==> flow/design.v <==
`timescale 1ns / 1ps
module mux_2x1_rtl(in_0, in_1, select, out);
	input	select;
	input in_0; 
	input in_1;
	output out;
	assign out = (in_0 && ~select) || (in_1 && select);
endmodule
`timescale 1ns / 1ps
module mux_4x1_behavioral(in_0, in_1, in_2, in_3, select, out);
	input in_0;
	input in_1;
	input in_2;
	input in_3;
	input [1:0] select;
	output out;
	reg out;
	always@(select, in_0, in_1, in_2, in_3)
	begin
		case(select)
			2'b00: out = in_0;
			2'b01: out = in_1;
			2'b10: out = in_2;
			2'b11: out = in_3;
		endcase
	end
endmodule
`timescale 1ns / 1ps
module bfa_gl(in_0, in_1, carry_in, result, carry_out);
	input in_0, in_1, carry_in;
	output result, carry_out;
	wire w_xor, w_and_0, w_and_1;
	xor X0(w_xor, in_0, in_1);
	xor X1(result, w_xor, carry_in);
	and A0(w_and_0, w_xor, carry_in);
	and A1(w_and_1, in_0, in_1);
	or O1(carry_out, w_and_0, w_and_1);
endmodule
`timescale 1ns / 1ps
module alu_bitslice(in_a, in_b, in_carry, in_control, out_carry, out_result);
	input in_a, in_b, in_carry;
	input [2:0] in_control;
	wire w_xor_b_c0, w_invert_a, w_and_a_b, w_or_a_b, w_sum, w_2x1;
	output out_result;
	output out_carry;
	xor (w_xor_b_c0, in_b, in_control[0]);
	or  (w_or_a_b, in_a, w_xor_b_c0);
	and (w_and_a_b, in_a, w_xor_b_c0);
	not (w_invert_a, in_a);
	bfa_gl bfa (in_a, w_xor_b_c0, in_carry, w_sum, out_carry);
	mux_2x1_rtl mux_2x1 (w_invert_a, w_xor_b_c0, in_control[0], w_2x1);
	mux_4x1_behavioral mux_4x1 (w_sum, w_or_a_b, w_and_a_b, w_2x1, in_control[2:1], out_result);
endmodule
`timescale 1ns / 1ps
module n_bit_alu(a_in, b_in, control_in, sum_out, carry_out, overflow_out, zero_out);
	parameter n = 8;
	input [7:0] a_in;
	input [7:0] b_in;
	input [2:0] control_in;
	output [7:0] sum_out; 
	output carry_out, overflow_out, zero_out;
	wire [8:0] carry;
	wire is_zero_out;
	and is_zero(is_zero_out, ~sum_out[0], ~sum_out[1], ~sum_out[2], ~sum_out[3], ~sum_out[4], ~sum_out[5], ~sum_out[6], ~sum_out[7]);
	genvar i;
	assign carry_out = carry[n];
	assign overflow_out = carry[n - 1] ^ carry[n];
	assign zero_out = is_zero_out;
	assign carry[0] = control_in[0];
	alu_bitslice adder(a_in[0], b_in[0], carry[0], control_in, carry[1], sum_out[0]); 
	generate 
		for (i = 1; i < n; i = i + 1)
			begin: aluBitGen
				alu_bitslice adder(a_in[i], b_in[i], carry[i], control_in, carry[i+1], sum_out[i]);
			end
	endgenerate
endmodule
`timescale 1ns / 1ps
module acc_cpu(
	input clk,
	input rst,
	output [7:0] imem_addr,
	input [15:0] imem_rdata,
	output reg dmem_req,
	output reg dmem_we,
	output reg [7:0] dmem_addr,
	output [7:0] dmem_wdata,
	input dmem_ack,
	input [7:0] dmem_rdata,
	input [7:0] in_data,
	input in_valid,
	output in_ready,
	output [7:0] out_data,
	output out_valid,
	input out_ready,
	output halted,
	output [7:0] acc,
	output flag_c,
	output flag_z,
	output flag_v
);
parameter S_F0 = 4'd0;    
parameter S_F1 = 4'd1;    
parameter S_DEC = 4'd2;   
parameter S_IND = 4'd3;   
parameter S_MEM = 4'd4;   
parameter S_EX = 4'd5;    
parameter S_ST = 4'd6;    
parameter S_MUL = 4'd7;   
parameter S_DIV = 4'd8;   
parameter S_DIVW = 4'd9;  
parameter S_IN = 4'd10;   
parameter S_OUT = 4'd11;  
parameter S_NX = 4'd12;   
parameter S_HLT = 4'd13;  
reg [3:0] state;
reg [7:0] pc, npc;
reg [15:0] ir;
reg [7:0] ACC;
reg C, Z, V;
reg [7:0] mdata;
reg [7:0] JSRaddrReg;
reg [7:0] InteruptAdrReg;
reg [3:0] HVPIReg;
reg [7:0] MULreg, MULreg2;
reg [7:0] DIVreg;
reg ev_ov, ev_bi, ev_ba;
wire [4:0] op = ir[15:11];
wire [2:0] mode = ir[10:8];
wire [7:0] imm = ir[7:0];
wire is_alu = (op[4:3] == 2'b00);
wire is_ld = (op == 5'b01000);
wire is_st = (op == 5'b01001);
wire is_shl = (op == 5'b01010);
wire is_shr = (op == 5'b01011);
wire is_in = (op == 5'b01100);
wire is_out = (op == 5'b01101);
wire is_hlt = (op == 5'b01110);
wire is_hv = (op == 5'b01111);
wire is_mul = (op == 5'b11000);
wire is_div = (op == 5'b11001);
wire is_br = (op == 5'b11010);
wire is_bz = (op == 5'b11011);
wire is_jsr = (op == 5'b11100);
wire is_rts = (op == 5'b11101);
wire is_rti = (op == 5'b11110);
wire is_bad = (op[4:3] == 2'b10) || (op == 5'b11111);
wire bad_mode = (is_alu || is_ld) && (mode > 3'd2);
reg [7:0] alu_b;
reg [2:0] alu_ctl;
wire [7:0] alu_out;
wire alu_c, alu_v, alu_z;
n_bit_alu ALU(ACC, alu_b, alu_ctl, alu_out, alu_c, alu_v, alu_z);
always @(*) begin
	alu_b = (mode == 3'd0) ? imm : mdata;
	alu_ctl = op[2:0];
	if (state == S_MUL) begin
		alu_b = MULreg2;
		alu_ctl = 3'b000;
	end else if (state == S_DIV) begin
		alu_b = imm;
		alu_ctl = 3'b001;
	end
end
wire ovf_en = (HVPIReg == 4'b0000) || HVPIReg[0];
wire bi_en = (HVPIReg == 4'b0000) || HVPIReg[1];
wire ba_en = (HVPIReg == 4'b0000) || HVPIReg[2];
assign imem_addr = pc;
assign dmem_wdata = ACC;
assign in_ready = (state == S_IN);
assign out_valid = (state == S_OUT);
assign out_data = ACC;
assign halted = (state == S_HLT);
assign acc = ACC;
assign flag_c = C;
assign flag_z = Z;
assign flag_v = V;
always @(posedge clk) begin
	if (rst) begin
		state <= S_F0;
		pc <= 8'd0;
		npc <= 8'd0;
		ir <= 16'd0;
		ACC <= 8'd0;
		C <= 1'b0;
		Z <= 1'b0;
		V <= 1'b0;
		mdata <= 8'd0;
		JSRaddrReg <= 8'd0;
		InteruptAdrReg <= 8'd0;
		HVPIReg <= 4'd0;
		MULreg <= 8'd0;
		MULreg2 <= 8'd0;
		DIVreg <= 8'd0;
		ev_ov <= 1'b0;
		ev_bi <= 1'b0;
		ev_ba <= 1'b0;
		dmem_req <= 1'b0;
		dmem_we <= 1'b0;
		dmem_addr <= 8'd0;
	end else begin
		case (state)
		S_F0: begin
			ev_ov <= 1'b0;
			ev_bi <= 1'b0;
			ev_ba <= 1'b0;
			state <= S_F1;
		end
		S_F1: begin
			ir <= imem_rdata;
			state <= S_DEC;
		end
		S_DEC: begin
			npc <= pc + 8'd1;
			if (bad_mode) begin
				ev_ba <= 1'b1;
				state <= S_NX;
			end else if (is_bad) begin
				ev_bi <= 1'b1;
				state <= S_NX;
			end else if ((is_alu || is_ld) && mode == 3'd1) begin
				dmem_req <= 1'b1;
				dmem_we <= 1'b0;
				dmem_addr <= imm;
				state <= S_MEM;
			end else if ((is_alu || is_ld) && mode == 3'd2) begin
				dmem_req <= 1'b1;
				dmem_we <= 1'b0;
				dmem_addr <= imm;
				state <= S_IND;
			end else if (is_alu || is_ld) begin
				state <= S_EX;
			end else if (is_st) begin
				dmem_req <= 1'b1;
				dmem_we <= 1'b1;
				dmem_addr <= imm;
				state <= S_ST;
			end else if (is_mul) begin
				MULreg <= imm;
				MULreg2 <= ACC;
				state <= S_MUL;
			end else if (is_div) begin
				if (imm == 8'd0) begin
					ACC <= 8'hff;
					state <= S_NX;
				end else begin
					DIVreg <= 8'd0;
					state <= S_DIV;
				end
			end else if (is_in) begin
				state <= S_IN;
			end else if (is_out) begin
				state <= S_OUT;
			end else if (is_hlt) begin
				state <= S_HLT;
			end else begin
				if (is_shl) ACC <= {ACC[6:0], 1'b0};
				if (is_shr) ACC <= {1'b0, ACC[7:1]};
				if (is_hv) HVPIReg <= imm[3:0];
				if (is_br || (is_bz && Z)) npc <= imm;
				if (is_jsr) begin
					JSRaddrReg <= pc + 8'd1;
					npc <= imm;
				end
				if (is_rts) npc <= JSRaddrReg;
				if (is_rti) npc <= InteruptAdrReg;
				state <= S_NX;
			end
		end
		S_IND: begin
			if (dmem_ack) begin
				dmem_req <= 1'b0;
				dmem_addr <= dmem_rdata;
				state <= S_MEM;
			end else if (!dmem_req) begin
				dmem_req <= 1'b1;
			end
		end
		S_MEM: begin
			if (dmem_ack) begin
				dmem_req <= 1'b0;
				mdata <= dmem_rdata;
				state <= S_EX;
			end else begin
				dmem_req <= 1'b1;
			end
		end
		S_EX: begin
			if (is_ld) begin
				ACC <= (mode == 3'd0) ? imm : mdata;
			end else begin
				ACC <= alu_out;
				C <= alu_c;
				Z <= alu_z;
				V <= alu_v;
				ev_ov <= alu_v;
			end
			state <= S_NX;
		end
		S_ST: begin
			if (dmem_ack) begin
				dmem_req <= 1'b0;
				dmem_we <= 1'b0;
				state <= S_NX;
			end
		end
		S_MUL: begin
			ACC <= alu_out;
			MULreg <= MULreg - 8'd1;
			if (MULreg == 8'd2) state <= S_NX;
		end
		S_DIV: begin
			if (alu_c) begin
				ACC <= alu_out;
				DIVreg <= DIVreg + 8'd1;
			end else begin
				state <= S_DIVW;
			end
		end
		S_DIVW: begin
			ACC <= DIVreg;
			state <= S_NX;
		end
		S_IN: begin
			if (in_valid) begin
				ACC <= in_data;
				state <= S_NX;
			end
		end
		S_OUT: begin
			if (out_ready) state <= S_NX;
		end
		S_NX: begin
			if (ev_ov && ovf_en) begin
				InteruptAdrReg <= npc;
				pc <= 8'd100;
			end else if (ev_bi && bi_en) begin
				InteruptAdrReg <= npc;
				pc <= 8'd110;
			end else if (ev_ba && ba_en) begin
				InteruptAdrReg <= npc;
				pc <= 8'd120;
			end else begin
				pc <= npc;
			end
			state <= S_F0;
		end
		S_HLT: begin
		end
		default: state <= S_F0;
		endcase
	end
end
endmodule
Settings: LEC_CHECK=0, CAP_MARGIN=20, CORE_ASPECT_RATIO=0.5, CORE_MARGIN=9, CORE_UTILIZATION=65, CTS_CLUSTER_DIAMETER=204, CTS_CLUSTER_SIZE=99, PLACE_DENSITY=0.6, SETUP_SLACK_MARGIN=-0.7, SLEW_MARGIN=35, TNS_END_PERCENT=10; clock period 7.0 ns.
run.sh (not shown) runs the stock make flow with config.mk's settings and CLKGATE_MAP_FILE=.
The baseline finished with timing, DRC and antenna clean.
Edit:
ABC_AREA = 1   (was not set)
CORE_ASPECT_RATIO = not set   (was 0.5)
CORE_MARGIN = 2   (was 9)
CORE_UTILIZATION = 70   (was 65)
CTS_CLUSTER_DIAMETER = not set   (was 204)
CTS_CLUSTER_SIZE = not set   (was 99)
GPL_TIMING_DRIVEN = 0   (was not set)
PLACE_DENSITY = 0.36   (was 0.6)
SETUP_SLACK_MARGIN = not set   (was -0.7)
SLEW_MARGIN = 20   (was 35)
TNS_END_PERCENT = 65   (was 10)
After rerunning:
- The changed run went through all stages and came out clean
- worst setup slack loses 0.071 ns
- sequential share of layout area went down by 0.35 points
- non-clock buffer count went up by 51
- total power went up by 11%
- fmax went down by 1.2%
Power and IR drop assume default switching activity.
